==> trial 20 <==
Design WcaUpConverter, start of the top module:
module WcaUpConverter
(
	input              	clock,
	input              	reset,
	input              	enable,
	input  	wire [7:0]  	cfg,				 
	input  	wire       		strobe_cic,   	 
	input  	wire [31:0] 	phase_cordic, 	 
	input		wire [3:0]  	log2_rate,
	input	  wire			strobe_if,
	input   wire	[31:0] iq_bb_in,
	output  reg		[23:0] iq_if_out
  );
clock: 3.8 ns
lec_check: 0
abc_area: 1
cap_margin: 20
core_margin: 2
core_utilization: 72
cts_cluster_diameter: 387
cts_cluster_size: 11
place_density_lb_addon: 0.08
setup_slack_margin: 0.57
slew_margin: 20
run.sh (not shown) runs the stock make flow with config.mk's settings and CLKGATE_MAP_FILE=.
==> build 39: changes against trial 20 <==
ABC_AREA = default   (was 1)
CORE_UTILIZATION = 33   (was 72)
CTS_CLUSTER_DIAMETER = 79   (was 387)
CTS_CLUSTER_SIZE = default   (was 11)
PLACE_DENSITY_LB_ADDON = default   (was 0.08)
SETUP_SLACK_MARGIN = default   (was 0.57)
==> flow/constraint.sdc (replaced) <==
create_clock -name core_clock -period 8.0 [get_ports {clock}]
set_input_delay 1.6000 -clock core_clock [delete_from_list [all_inputs] [get_ports {clock}]]
set_output_delay 1.6000 -clock core_clock [all_outputs]
set_load 0.01 [all_outputs]
==> results <==
|  | build 39 | trial 20 |
|---|---|---|
| Run status | complete, no violations | complete, no violations |
| Via total after detailed routing | 62173 | 90688 |
| Combinational fraction of design power | 0.388 | 0.317 |
| FF-to-FF End | genblk2.cordic.pcc_1[5].pcc_1.YN[11] | genblk2.cordic.pcc_1[7].pcc_1.YN[10] |
| Number of multi-input combinational cells | 7037 | 10358 |
| Layout inverter count without the clock tree | 538 | 2385 |
| Depth of the CTS H-tree | 4 | 3 |
| Unique cell type count in the Yosys netlist | 92 | 51 |
| Cell with the most instances on the worst path | sky130_fd_sc_hd__o21ai_0 | sky130_fd_sc_hd__nand2_1 |
| Maximum VDD drop | 0.000197 V | 0.000506 V |
| Largest power group | combinational logic | sequential cells |
| Smallest setup slack after layout | 2.69 ns | 0.803 ns |
| Highest net fanout along the worst path | 59 | 12 |
| Final standard cell count with taps included and fillers excluded | 12067 | 15763 |
| Worst-case hold path end point | genblk1.qcic_latch[5] | genblk2.cordic.pcc_1[4].pcc_1.XN[1] |
| Routability cong. | 0.878 | 1.01 |
| Count of antenna diodes in the layout | 2 | 0 |
| Arrival time reported for the critical path endpoint | 5.93 ns | 3.65 ns |
| Least-Margin Pin Slew | 1.15 ns | 1.07 ns |
| Last element of the critical path | genblk2.cordic.pcc_1[10].pcc_1.YN[11] | genblk2.cordic.pcc_1[7].pcc_1.YN[10] |
| P&R area growth vs syn | 10.9% | 5.72% |
| GR Util met2 | 0.281 | 0.669 |

---

==> run a <==
==> flow/design.v <==
`timescale 1ns / 1ps
module WcaCicInterp
(
	input wire clock,
	input wire reset,
	input wire enable,
	input wire strobe_cic,
	input wire strobe_if,
	input wire [3:0] log2_rate,
	input  wire [15:0] data_in,
	output wire [15:0] data_out
);
reg [24+15:0] comb1;
reg [24+15:0] comb2;
reg [24+15:0] comb3;
reg [24+15:0] pipe1;
reg [24+15:0] pipe2;
reg [24+15:0] pipe3;
reg [24+15:0] integ1;  
reg [24+15:0] integ2;
reg [24+ 15:0] integ3;
always @(posedge clock)
	if(reset | ~enable)
		begin
			pipe1 <= 0;
			pipe2 <= 0;
			pipe3 <= 0;
			comb1 <= 0;
			comb2 <= 0;
			comb3 <= 0;	
		end
	else if (strobe_cic)
		begin
			comb1 <= data_in;
			pipe1 <= data_in - comb1;
			comb2 <= pipe1;
			pipe2 <= pipe1 - comb2;
			comb3 <= pipe2;
			pipe3 <= pipe2 - comb3;
		end
reg [15:0] data_store;
always @(posedge clock)
	if(reset | ~enable)
		begin
			integ1 <= 0;
			integ2 <= 0;
			integ3 <= 0;
		end
	else if (strobe_if)
		begin
			integ1 <= integ1 + pipe3; 
			integ2 <= integ2 + integ1; 
			integ3 <= integ3 + integ2; 
			case(log2_rate)
				4'h1:  data_store <= integ3[18:3];
				4'h2:  data_store <= integ3[21:6];
				4'h3:  data_store <= integ3[24:9];
				4'h4:  data_store <= integ3[27:12];
				4'h5:  data_store <= integ3[30:15];
				4'h6:  data_store <= integ3[33:18];
				4'h7:  data_store <= integ3[36:21];
				4'h8:  data_store <= integ3[39:24];
				default: data_store <= integ3[15:0];
			endcase
		end
assign data_out = data_store;
endmodule
`timescale 1 ns/100 ps
module WcaCordic12 (reset,ngreset,clock, strobeData, X0, Y0, A0, XN, YN, AN);
  parameter BIT_WIDTH   = 12;
  parameter ITERATIONS  = 12;
  parameter MODE        = 0;  
  input clock, reset, ngreset,strobeData;
  input signed  [BIT_WIDTH-1:0] X0, Y0, A0;
  output signed [BIT_WIDTH-1:0] XN, YN, AN;
  wire signed [BIT_WIDTH-1:0] x_w [ITERATIONS-1:1];
  wire signed [BIT_WIDTH-1:0] y_w [ITERATIONS-1:1];
  wire signed [BIT_WIDTH-1:0] a_w [ITERATIONS-1:1];
    localparam [143:0] arctanLUT = { 12'h0, 12'h1, 12'h1, 12'h3, 12'h5, 12'ha, 12'h14, 12'h29, 12'h51, 12'ha0, 12'h12e,  12'h200  };
    CordicCalc #(0,MODE,BIT_WIDTH) pcc_0(.reset(reset), .ngreset(ngreset), .clock(clock), .strobeData( strobeData),
               .X0(X0), .Y0(Y0), .A0(A0), .aRom(arctanLUT[BIT_WIDTH-1:0]),
               .XN(x_w[1]), .YN(y_w[1]), .AN(a_w[1])  );
    genvar i;
    generate for(i=1; i<ITERATIONS-1; i=i+1) begin: pcc_1
      CordicCalc #(i,MODE,BIT_WIDTH) pcc_1(.reset(reset), .ngreset(ngreset), .clock(clock), .strobeData( strobeData),
               .X0(x_w[i]), .Y0(y_w[i]), .A0(a_w[i]), .aRom(arctanLUT[(i+1)*BIT_WIDTH-1:i*BIT_WIDTH]),
               .XN(x_w[i+1]), .YN(y_w[i+1]), .AN(a_w[i+1])  );
    end
	endgenerate 
    CordicCalc #(ITERATIONS-1,MODE,BIT_WIDTH) pcc_2(.reset(reset),.ngreset(ngreset),.clock(clock), .strobeData( strobeData),
               .X0(x_w[ITERATIONS-1]), .Y0(y_w[ITERATIONS-1]), .A0(a_w[ITERATIONS-1]), 
               .aRom(arctanLUT[ITERATIONS*BIT_WIDTH-1:(ITERATIONS-1)*BIT_WIDTH]),
               .XN(XN), .YN(YN), .AN(AN)  );
endmodule
module CordicCalc(reset,ngreset,clock, strobeData, X0, Y0, A0, XN, YN, AN, aRom);
  parameter RSHIFT = 0;
  parameter MODE = 0;    
  parameter BIT_WIDTH = 12;
  input reset, ngreset, clock, strobeData;
  input  signed [BIT_WIDTH-1:0] X0, Y0, A0;
  input  signed [BIT_WIDTH-1:0] aRom;
  output signed [BIT_WIDTH-1:0] XN, YN, AN;
  wire d;
  reg signed [BIT_WIDTH-1:0] XN, YN, AN;
  assign d = (MODE==0)? A0[BIT_WIDTH-1] : ~Y0[BIT_WIDTH-1];  
  always @ (posedge clock) begin
      if(reset) begin
        AN <=  0;
        XN <=  0;
        YN <=  0;
      end
      else
        if (d & strobeData)    begin 
          AN <=  A0 + aRom; 
          XN <=  X0 + (Y0>>>RSHIFT);
          YN <=  Y0 - (X0>>>RSHIFT);
        end
        else if (strobeData)      begin 
          AN <=  A0 - aRom; 
          XN <=  X0 - (Y0>>>RSHIFT);
          YN <=  Y0 + (X0>>>RSHIFT);
        end       
  end   
endmodule
module WcaUpConverter
(
	input              	clock,
	input              	reset,
	input              	enable,
	input  	wire [7:0]  	cfg,				 
	input  	wire       		strobe_cic,   	 
	input  	wire [31:0] 	phase_cordic, 	 
	input		wire [3:0]  	log2_rate,
	input	  wire			strobe_if,
	input   wire	[31:0] iq_bb_in,
	output  reg		[23:0] iq_if_out
  );
  parameter MODE  =  4'hB; 		 
	wire  aclr = cfg[1];  
	wire [15:0] ihb_in = iq_bb_in[15:0];
	wire [15:0] qhb_in = iq_bb_in[31:16];
	wire [11:0] icor_in;
	wire [11:0] qcor_in;
	wire [23:0] cor_out;
	wire [15:0] icic_in;
	wire [15:0] qcic_in;
	wire hb_strobe_out;
	wire cic_strobe_out;
assign icic_in 		= ihb_in; 
assign qcic_in 		= qhb_in;
generate if( MODE & 3'h2)
  begin
  	wire [15:0] icic_out;
   wire [15:0] qcic_out;
   reg [15:0] icic_latch;
	reg [15:0] qcic_latch;
	WcaCicInterp cic_i (
	 .clock(clock), 
    .reset(reset | aclr), 
    .enable(enable), 
    .strobe_cic(strobe_cic), 
    .strobe_if(strobe_if), 
    .log2_rate(log2_rate), 
    .data_in(icic_in), 
    .data_out(icic_out)
    );
	WcaCicInterp cic_q (
    .clock(clock), 
    .reset(reset | aclr), 
    .enable(enable), 
    .strobe_cic(strobe_cic), 
    .strobe_if(strobe_if), 
    .log2_rate(log2_rate), 
    .data_in(qcic_in), 
    .data_out(qcic_out)
    );
	always @(posedge clock)
	begin
		if( strobe_if)
		 begin
			icic_latch<= icic_out;
			qcic_latch<= qcic_out;
		 end
	end	 
	wire bypassCic    	=  MODE[3] & cfg[3];
   assign icor_in 		= (bypassCic) ? icic_in[15:4] : icic_latch[15:4];
	assign qcor_in 		= (bypassCic) ? qcic_in[15:4] : qcic_latch[15:4] ;
	end
else 
 begin 
    assign icor_in 			= icic_in[15:4] ;
    assign qcor_in 			= qcic_in[15:4] ;
  end   
endgenerate
generate if( MODE & 3'h1)
  begin
  wire [11:0] icordicout_internal;
  wire [11:0] qcordicout_internal;
    reg [11:0] X0;
    reg [11:0] Y0;
    reg [11:0] A0;
    always @(posedge clock) 
     case({strobe_if, phase_cordic[31:30]})
       3'b101 :   
        begin            
            X0 <= -qcor_in;
            Y0 <= icor_in;
            A0 <= phase_cordic[31:20] - 12'h400;                    
        end
       3'b110 :  
        begin
            X0 <= qcor_in;
            Y0 <= -icor_in;
            A0 <= phase_cordic[31:20] + 12'h400;                    
        end
       3'b100:  
			begin
            X0 <= icor_in;
            Y0 <= qcor_in;
            A0 <= phase_cordic [31:20];
        end
       3'b111:  
			begin
            X0 <= icor_in;
            Y0 <= qcor_in;
            A0 <= phase_cordic [31:20];
        end
    endcase
    WcaCordic12  #(12,12,0) cordic
    ( 
       .ngreset(1'b1), .clock(clock),.reset(reset | aclr), .strobeData(strobe_if),
       .X0(X0), .Y0(Y0),.A0(A0),
       .XN(icordicout_internal), .YN(qcordicout_internal), .AN() 
    );	 
	wire bypassCordic    = MODE[3] & cfg[2];
	assign cor_out = (bypassCordic) ? {qcor_in, icor_in} : {qcordicout_internal, icordicout_internal};
  end
else  
  begin
    assign cor_out = {qcor_in, icor_in};
  end
endgenerate 
	always @(posedge clock)
	begin
		if( strobe_if)	iq_if_out <= cor_out;
	end
endmodule  
==> flow/run.sh <==
#!/bin/bash
# the make line also repeats each setting of config.mk as NAME=value (left out here)
make -C /OpenROAD-flow-scripts/flow DESIGN_CONFIG=/design/flow/config.mk WORK_HOME=/design/flow/orfs CLKGATE_MAP_FILE= finish
==> flow/config.mk <==
export PLATFORM = sky130hd
export DESIGN_NAME = WcaUpConverter
export DESIGN_NICKNAME = WcaUpConverter
export VERILOG_FILES = /design/flow/design.v
export SDC_FILE = /design/flow/constraint.sdc
export NUM_CORES = 4
export LEC_CHECK = 0
export ABC_AREA = 0
export CAP_MARGIN = 35
export CELL_PAD_IN_SITES_DETAIL_PLACEMENT = 1
export CELL_PAD_IN_SITES_GLOBAL_PLACEMENT = 1
export CORE_ASPECT_RATIO = 0.54
export CORE_MARGIN = 4
export CORE_UTILIZATION = 69
export CTS_CLUSTER_DIAMETER = 303
export GPL_ROUTABILITY_DRIVEN = 1
export GPL_TIMING_DRIVEN = 0
export HOLD_SLACK_MARGIN = 0.11
export MAX_ROUTING_LAYER = met5
export MIN_ROUTING_LAYER = met1
export PLACE_DENSITY_LB_ADDON = 0.05
export SETUP_SLACK_MARGIN = 0.3
export SLEW_MARGIN = 10
export TNS_END_PERCENT = 90
==> flow/constraint.sdc <==
create_clock -name core_clock -period 3.0 [get_ports {clock}]
set_input_delay 0.6000 -clock core_clock [delete_from_list [all_inputs] [get_ports {clock}]]
set_output_delay 0.6000 -clock core_clock [all_outputs]
set_load 0.01 [all_outputs]
==> run b (differences from run a) <==
- ABC_AREA: 0 -> unset
- CAP_MARGIN: 35 -> 10
- CELL_PAD_IN_SITES_DETAIL_PLACEMENT: 1 -> 2
- CORE_ASPECT_RATIO: 0.54 -> 0.93
- CORE_MARGIN: 4 -> 5
- CORE_UTILIZATION: 69 -> 64
- CTS_CLUSTER_DIAMETER: 303 -> 240
- GPL_ROUTABILITY_DRIVEN: 1 -> 0
- GPL_TIMING_DRIVEN: 0 -> unset
- HOLD_SLACK_MARGIN: 0.11 -> unset
- MAX_ROUTING_LAYER: met5 -> unset
- MIN_ROUTING_LAYER: met1 -> met2
- PLACE_DENSITY_LB_ADDON: 0.05 -> unset
- SETUP_SLACK_MARGIN: 0.3 -> unset
- SLEW_MARGIN: 10 -> 20
- TNS_END_PERCENT: 90 -> unset
==> flow/constraint.sdc (replaced) <==
create_clock -name core_clock -period 8.0 [get_ports {clock}]
set_input_delay 1.6000 -clock core_clock [delete_from_list [all_inputs] [get_ports {clock}]]
set_output_delay 1.6000 -clock core_clock [all_outputs]
set_load 0.01 [all_outputs]
==> notes <==
Run b aborted during 3_5_place_dp on DPL-0033. Run a never finished: it broke off in 3_1_place_gp_skip_io.
Synthesized cell count is the same in run a and run b.
Of run b and run a, run b has the higher die size (gap 8.6%, measured against run a).
In synthesized area, run b and run a do not differ.
==> figures <==
| quantity | run b | run a |
|---|---|---|
| Run status | aborted with a tool error | aborted with a tool error |
| Last stage reached | 3_5_place_dp | 3_1_place_gp_skip_io |
| Die outline height | 340 µm | 250 µm |
| Share of the synthesized area in the top cell type | 26.3% | 26.3% |
| AO/OA Area Share | 20.3% | 20.3% |
| Chip Area | 0.124 mm² | 0.114 mm² |
| Total cell area reported by yosys after synthesis | 0.0751 mm² | 0.0751 mm² |
| Area of the mapped netlist | 0.0751 mm² | 0.0751 mm² |
| Cells after synthesis | 9061 | 9061 |
| Placeable core region | 0.117 mm² | 0.107 mm² |
| Most used standard cell by instance count after synthesis | nor2_1 | nor2_1 |
| Die extent in x | 365 µm | 457 µm |
| Seq cells post-synth | 1096 | 1096 |
| Post-Syn Area per Cell | 8.29 µm² | 8.29 µm² |
| Row count | 121 | 88 |
| Net count after synthesis | 9986 | 9986 |
| Starting density of the core | 64.3% | 70.0% |
| Share of synthesized registers carrying an async set or reset | 0% | 0% |
| MUX area fraction | 7.22% | 7.22% |
| Synth Area in Simple Gates | 14.7% | 14.7% |
| Synth Area in XOR/XNOR | 7.85% | 7.85% |
| Number of library cell types mapped by synthesis | 92 | 92 |
| Top cell type by total area after synthesis | dfxtp_1 | dfxtp_1 |
| EDFF count, synth | 108 | 108 |
Power is estimated from default activity; no workload was simulated.
